==> v19 <==
==> flow/design.v <==
module mux2 #(parameter WIDTH = 8) (
        input  wire             sel,
        input  wire [WIDTH-1:0] a,
        input  wire [WIDTH-1:0] b, 
        output wire [WIDTH-1:0] y
    );
    assign y = (sel) ? b : a;
endmodule
module adder (
        input  wire [31:0] a,
        input  wire [31:0] b,
        output wire [31:0] y
    );
    assign y = a + b;
endmodule
module dreg # (parameter WIDTH = 32) (
        input  wire             clk,
        input  wire             rst,
        input  wire [WIDTH-1:0] d,
        output reg  [WIDTH-1:0] q
    );
    always @ (posedge clk, posedge rst) begin
        if (rst) q <= 0;
        else     q <= d;
    end
endmodule
module flopenr #(parameter WIDTH = 8)
    (
        input clk, reset, en,
        input [WIDTH-1:0] d,
        output reg [WIDTH-1:0] q
    );
    always @(posedge clk, posedge reset)
    begin
      if(reset) q<=0;
      else if(en) q<=d;
      else q<=q;
    end
endmodule
module signext (
        input  wire [15:0] a,
        output wire [31:0] y
    );
    assign y = {{16{a[15]}}, a};
endmodule
module regfile (
        input  wire        clk,
        input  wire        we,
        input  wire [4:0]  ra1,
        input  wire [4:0]  ra2,
        input  wire [4:0]  ra3,
        input  wire [4:0]  wa,
        input  wire [31:0] wd,
        output wire [31:0] rd1,
        output wire [31:0] rd2,
        output wire [31:0] rd3
    );
    reg [31:0] rf [0:31];
    always @ (posedge clk) begin
        if (we) rf[wa] <= wd;
    end
    assign rd1 = (ra1 == 0) ? 0 : rf[ra1];
    assign rd2 = (ra2 == 0) ? 0 : rf[ra2];
    assign rd3 = (ra3 == 0) ? 0 : rf[ra3];
endmodule
module alu (
        input  wire [2:0]  op,
        input  wire [31:0] a,
        input  wire [31:0] b,
        output wire        zero,
        output wire  [31:0] y,
        output wire  [31:0] y_hi
    );
    reg [63:0] y_total;
    assign {y_hi, y} = y_total;
    assign zero = (y == 0);
    always @ (op, a, b) begin
        case (op)
            3'b000: y_total = a & b;
            3'b001: y_total = a | b;
            3'b010: y_total = a + b;
            3'b011: y_total = a * b;  
            3'b100: y_total = b << a[4:0];  
            3'b101: y_total = b >> a[4:0];  
            3'b110: y_total = a - b;
            3'b111: y_total = (a < b) ? 1 : 0;
        endcase
    end
endmodule
module datapath (
        input  wire        clk,
        input  wire        rst,
        input  wire        jal,
        input  wire        branch,
        input  wire        jump,
        input  wire        reg_jump,
        input  wire        reg_dst,
        input  wire        we_reg,
        input  wire        alu_src,
        input  wire [1:0]  dm2reg,
        input  wire        we_hilo,
        input  wire        alu_out_sel,
        input  wire        hilo_sel,
        input  wire        shift_mux_sel,
        input  wire [2:0]  alu_ctrl,
        input  wire [4:0]  ra3,
        input  wire [31:0] instr,
        input  wire [31:0] rd_dm,
        output wire [31:0] pc_current,
        output wire [31:0] alu_mux_out,
        output wire [31:0] wd_dm,
        output wire [31:0] rd3,
        output wire [31:0] wd_rf,
        output wire [4:0] rf_wa
    );
    wire [4:0]  reg_addr;
    wire        pc_src;
    wire [31:0] pc_plus4;
    wire [31:0] pc_pre;
    wire [31:0] pc_next;
    wire [31:0] pc_rj_plus4;
    wire [31:0] sext_imm;
    wire [31:0] ba;
    wire [31:0] bta;
    wire [31:0] jta;
    wire [31:0] rd1_out;
    wire [31:0] alu_pa;
    wire [31:0] alu_pb;
    wire [31:0] alu_mem_out;
    wire        zero;
    wire [64-1:0] hilo_d, hilo_q;
    wire [32-1:0] hi_q, lo_q;
    wire [32-1:0] alu_out_hi;
    wire [32-1:0] hilo_mux_out;
    wire [32-1:0] alu_out;
    wire [4:0] shift_rd1_out;
    assign pc_src = branch & zero;
    assign ba = {sext_imm[29:0], 2'b00};
    assign jta = {pc_plus4[31:28], instr[25:0], 2'b00};
    dreg pc_reg (
            .clk            (clk),
            .rst            (rst),
            .d              (pc_next),
            .q              (pc_current)
        );
    adder pc_plus_4 (
            .a              (pc_current),
            .b              (32'd4),
            .y              (pc_plus4)
        );
    adder pc_plus_br (
            .a              (pc_plus4),
            .b              (ba),
            .y              (bta)
        );
    mux2 #(32) pc_reg_jmp_mux (
            .sel            (reg_jump),
            .a              (pc_plus4),
            .b              (rd1_out),
            .y              (pc_rj_plus4)
        );
    mux2 #(32) pc_src_mux (
            .sel            (pc_src),
            .a              (pc_rj_plus4),
            .b              (bta),
            .y              (pc_pre)
        );
    mux2 #(32) pc_jmp_mux (
            .sel            (jump),
            .a              (pc_pre),
            .b              (jta),
            .y              (pc_next)
        );
    mux2 #(5) rf_wa_mux (
            .sel            (reg_dst),
            .a              (instr[20:16]),
            .b              (instr[15:11]),
            .y              (reg_addr)
        );
    mux2 #(5) reg_addr_mux (
            .sel            (jal),
            .a              (reg_addr),
            .b              (5'h1F),
            .y              (rf_wa)
        );
    regfile rf (
            .clk            (clk),
            .we             (we_reg),
            .ra1            (instr[25:21]),
            .ra2            (instr[20:16]),
            .ra3            (ra3),
            .wa             (rf_wa),
            .wd             (wd_rf),
            .rd1            (rd1_out),
            .rd2            (wd_dm),
            .rd3            (rd3)
        );
    signext se (
            .a              (instr[15:0]),
            .y              (sext_imm)
        );
    mux2 #(32) alu_pb_mux (
            .sel            (alu_src),
            .a              (wd_dm),
            .b              (sext_imm),
            .y              (alu_pb)
        );
    assign alu_pa = {rd1_out[31:5], shift_rd1_out};
    mux2 #(5) shift_rd1_mux (
        .sel    (shift_mux_sel),
        .a      (rd1_out[4:0]),
        .b      (instr[10:6]),
        .y      (shift_rd1_out)
    );
    alu alu (
            .op             (alu_ctrl),
            .a              (alu_pa),
            .b              (alu_pb),
            .zero           (zero),
            .y              (alu_out),
            .y_hi           (alu_out_hi)
        );
    mux2 #(32) alu_mem_mux (
            .sel            (dm2reg),
            .a              (alu_mux_out),
            .b              (rd_dm),
            .y              (alu_mem_out)
        );
    mux2 #(32) rf_wd_mux (
            .sel            (jal),
            .a              (alu_mem_out),
            .b              (pc_plus4),
            .y              (wd_rf)
        );
    assign {hi_q, lo_q} = hilo_q;
    assign hilo_d = {alu_out_hi, alu_out};
    flopenr #(64) hilo_reg (
        .clk    (clk),
        .reset  (rst),
        .en     (we_hilo),
        .d      (hilo_d),
        .q      (hilo_q)
    );
    mux2 #(32) hilo_out_mux (
        .sel    (hilo_sel),
        .a      (lo_q),
        .b      (hi_q),
        .y    (hilo_mux_out)
    );
    mux2 #(32) alu_out_mux (
        .sel    (alu_out_sel),
        .a      (alu_out),
        .b      (hilo_mux_out),
        .y    (alu_mux_out)
    );
endmodule
module maindec (
        input  wire [5:0] opcode,
        output wire       jal,
        output wire       branch,
        output wire       jump,
        output wire       reg_dst,
        output wire       we_reg,
        output wire       alu_src,
        output wire       we_dm,
        output wire       dm2reg,
        output wire [1:0] alu_op
    );
    reg [9:0] ctrl;
    assign {jal, branch, jump, reg_dst, we_reg, alu_src, we_dm, dm2reg, alu_op} = ctrl;
    always @ (opcode) begin
        case (opcode)
            6'b00_0000: ctrl = 'b0_0_0_1_1_0_0_0_10;  
            6'b00_1000: ctrl = 'b0_0_0_0_1_1_0_0_00;  
            6'b00_0100: ctrl = 'b0_1_0_0_0_0_0_0_01;  
            6'b00_0010: ctrl = 'b0_0_1_0_0_0_0_0_00;  
            6'b00_0011: ctrl = 'b1_0_1_0_1_0_0_0_00;  
            6'b10_1011: ctrl = 'b0_0_0_0_0_1_1_0_00;  
            6'b10_0011: ctrl = 'b0_0_0_0_1_1_0_1_00;  
            default:    ctrl = 'bx_x_x_x_x_x_x_x_xx;
        endcase
    end
endmodule
module auxdec (
        input  wire [1:0] alu_op,
        input  wire [5:0] funct,
        output wire [2:0] alu_ctrl,
        output wire       hilo_sel,
        output wire       alu_out_sel,
        output wire       we_hilo,
        output wire       reg_jump,
        output wire       shift_mux_sel,
        output wire       we_reg_aux
    );
    reg [8:0] ctrl;
    assign {we_reg_aux, shift_mux_sel, reg_jump, we_hilo, alu_out_sel, hilo_sel, alu_ctrl} = ctrl;
    always @ (alu_op, funct) begin
        case (alu_op)
            2'b00: ctrl = 'b0_0_0_0_0_0_010;           
            2'b01: ctrl = 'b0_0_0_0_0_0_110;           
            default: case (funct)
                6'b10_0100: ctrl = 'b0_0_0_0_0_0_000;  
                6'b10_0101: ctrl = 'b0_0_0_0_0_0_001;  
                6'b10_0000: ctrl = 'b0_0_0_0_0_0_010;  
                6'b10_0010: ctrl = 'b0_0_0_0_0_0_110;  
                6'b10_1010: ctrl = 'b0_0_0_0_0_0_111;  
                6'b01_1001: ctrl = 'b1_0_0_1_0_0_011;  
                6'b01_0000: ctrl = 'b0_0_0_0_1_1_000;  
                6'b01_0010: ctrl = 'b0_0_0_0_1_0_000;  
                6'b00_1000: ctrl = 'b0_0_1_0_0_0_000;  
                6'b00_0000: ctrl = 'b0_1_0_0_0_0_100;  
                6'b00_0010: ctrl = 'b0_1_0_0_0_0_101;  
                default:    ctrl = 'bx_x_x_x_x_xxx;
            endcase
        endcase
    end
endmodule
module controlunit (
        input  wire [5:0]  opcode,
        input  wire [5:0]  funct,
        output wire        jal,
        output wire        branch,
        output wire        jump,
        output wire        reg_jump,
        output wire        reg_dst,
        output wire        we_reg,
        output wire        alu_src,
        output wire        we_dm,
        output wire        dm2reg,
        output wire        hilo_sel,
        output wire        alu_out_sel,
        output wire        we_hilo,
        output wire        shift_mux_sel,
        output wire [2:0]  alu_ctrl
    );
    wire [1:0] alu_op;
    wire we_reg_main, we_reg_aux;
    mux2 #(1) we_reg_mux (
            .sel            (we_reg_aux),
            .a              (we_reg_main),
            .b              (1'b0),
            .y              (we_reg)
        );
    maindec md (
        .opcode         (opcode),
        .jal            (jal),
        .branch         (branch),
        .jump           (jump),
        .reg_dst        (reg_dst),
        .we_reg         (we_reg_main),
        .alu_src        (alu_src),
        .we_dm          (we_dm),
        .dm2reg         (dm2reg),
        .alu_op         (alu_op)
    );
    auxdec ad (
        .alu_op         (alu_op),
        .funct          (funct),
        .alu_ctrl       (alu_ctrl),
        .hilo_sel       (hilo_sel),
        .alu_out_sel    (alu_out_sel),
        .we_hilo        (we_hilo),
        .reg_jump       (reg_jump),
        .shift_mux_sel  (shift_mux_sel),
        .we_reg_aux      (we_reg_aux)
    );
endmodule
module mips (
        input  wire        clk,
        input  wire        rst,
        input  wire [4:0]  ra3,
        input  wire [31:0] instr,
        input  wire [31:0] rd_dm,
        output wire        we_dm,
        output wire [31:0] pc_current,
        output wire [31:0] alu_out,
        output wire [31:0] wd_dm,
        output wire [31:0] rd3,
        output wire [31:0] wd_rf,
        output wire [4:0] rf_wa
    );
    wire       jal;
    wire       branch;
    wire       jump;
    wire       reg_jump;
    wire       reg_dst;
    wire       we_reg;
    wire       alu_src;
    wire       dm2reg;
    wire       we_hilo;
    wire       hilo_sel;
    wire       alu_out_sel;
    wire       shift_mux_sel;
    wire [2:0] alu_ctrl;
    datapath dp (
            .clk            (clk),
            .rst            (rst),
            .jal            (jal),
            .branch         (branch),
            .jump           (jump),
            .reg_jump       (reg_jump),
            .reg_dst        (reg_dst),
            .we_reg         (we_reg),
            .alu_src        (alu_src),
            .dm2reg         (dm2reg),
            .hilo_sel       (hilo_sel),
            .alu_out_sel    (alu_out_sel),
            .we_hilo        (we_hilo),
            .shift_mux_sel  (shift_mux_sel),
            .alu_ctrl       (alu_ctrl),
            .ra3            (ra3),
            .instr          (instr),
            .rd_dm          (rd_dm),
            .pc_current     (pc_current),
            .alu_mux_out    (alu_out),
            .wd_dm          (wd_dm),
            .rd3            (rd3),
            .wd_rf          (wd_rf),
            .rf_wa          (rf_wa)
        );
    controlunit cu (
            .opcode         (instr[31:26]),
            .funct          (instr[5:0]),
            .jal            (jal),
            .branch         (branch),
            .jump           (jump),
            .reg_jump       (reg_jump),
            .reg_dst        (reg_dst),
            .we_reg         (we_reg),
            .alu_src        (alu_src),
            .we_dm          (we_dm),
            .dm2reg         (dm2reg),
            .hilo_sel       (hilo_sel),
            .alu_out_sel    (alu_out_sel),
            .we_hilo        (we_hilo),
            .shift_mux_sel  (shift_mux_sel),
            .alu_ctrl       (alu_ctrl)
        );
endmodule
==> flow/run.sh <==
#!/bin/bash
# the make line also repeats each setting of config.mk as NAME=value (left out here)
make -C /OpenROAD-flow-scripts/flow DESIGN_CONFIG=/design/flow/config.mk WORK_HOME=/design/flow/orfs CLKGATE_MAP_FILE= finish
==> flow/config.mk <==
export PLATFORM = sky130hd
export DESIGN_NAME = mips
export DESIGN_NICKNAME = mips
export VERILOG_FILES = /design/flow/design.v
export SDC_FILE = /design/flow/constraint.sdc
export NUM_CORES = 4
export LEC_CHECK = 0
export CAP_MARGIN = 20
export CORE_MARGIN = 2
export CORE_UTILIZATION = 66
export CTS_CLUSTER_DIAMETER = 29
export PLACE_DENSITY = 0.6
export SETUP_SLACK_MARGIN = -1.04
export SLEW_MARGIN = 20
==> flow/constraint.sdc <==
create_clock -name core_clock -period 14.9 [get_ports {clk}]
set_input_delay 2.9800 -clock core_clock [delete_from_list [all_inputs] [get_ports {clk}]]
set_output_delay 2.9800 -clock core_clock [all_outputs]
set_load 0.01 [all_outputs]
==> v13: changes against v19 <==
- ABC_AREA: unset -> 1
- CAP_MARGIN: 20 -> 5
- CELL_PAD_IN_SITES_DETAIL_PLACEMENT: unset -> 1
- CORE_MARGIN: 2 -> 5
- CORE_UTILIZATION: 66 -> 40
- CTS_CLUSTER_DIAMETER: 29 -> 293
- CTS_CLUSTER_SIZE: unset -> 58
- GPL_TIMING_DRIVEN: unset -> 0
- MAX_ROUTING_LAYER: unset -> met4
- MIN_ROUTING_LAYER: unset -> met1
- PLACE_DENSITY: 0.6 -> unset
- PLACE_DENSITY_LB_ADDON: unset -> 0.06
- SETUP_SLACK_MARGIN: -1.04 -> 0.41
==> flow/constraint.sdc (replaced) <==
create_clock -name core_clock -period 19.7 [get_ports {clk}]
set_input_delay 3.9400 -clock core_clock [delete_from_list [all_inputs] [get_ports {clk}]]
set_output_delay 3.9400 -clock core_clock [all_outputs]
set_load 0.01 [all_outputs]
==> comparison <==
- v19 did not get past 5_1_grt on GRT-0116. v13 ended with an error in 5_1_grt with GRT-0116.
- Of v13 and v19, v13 has the higher die size (gap 77%, measured against v19).
- In v13 the area after synthesis is larger than in v19, by 5.1%.
- Between v19 and v13, the lower synthesized cell count is in v19 (gap about 38%, measured against v13).
==> figures <==
Post-Synthesis Mean Instance Area: v19 11.78 sq um; v13 7.727 sq um
Proportion of synthesized chip area in sequential cells: v19 32.27%; v13 30.69%
Adder Share, Synth: v19 22.25%; v13 21.17%
Complex Gates by Area: v19 7.558%; v13 13.81%
Simple logic cell fraction of the synthesized area: v19 8.931%; v13 24.54%
Setup fix buffers added after clock tree synthesis: v19 25; v13 84
Number of levels in the clock H-tree: v19 4; v13 1
Die Ht: v19 398.6 um; v13 529.7 um
Instance area after placement: v19 0.1150 sq mm; v13 0.1232 sq mm
Outcome: v19 stopped before the end; v13 stopped before the end
Failing step: v19 5_1_grt; v13 5_1_grt
Mux cell area share: v19 21.48%; v13 0.01853%
Synthesized instance count: v19 8719; v13 13981
Horiz. Die Dim: v19 398.6 um; v13 529.7 um
Place WS: v19 -2.047 ns; v13 -4.490 ns
Initial Utilization: v19 66.54%; v13 40.25%
I/O Buffers: v19 236; v13 225
GP Congestion: v19 1.153; v13 1.408
Row count: v19 144; v13 190
Yosys synthesis chip area: v19 0.1027 sq mm; v13 0.1080 sq mm
Synth cell types: v19 98; v13 61
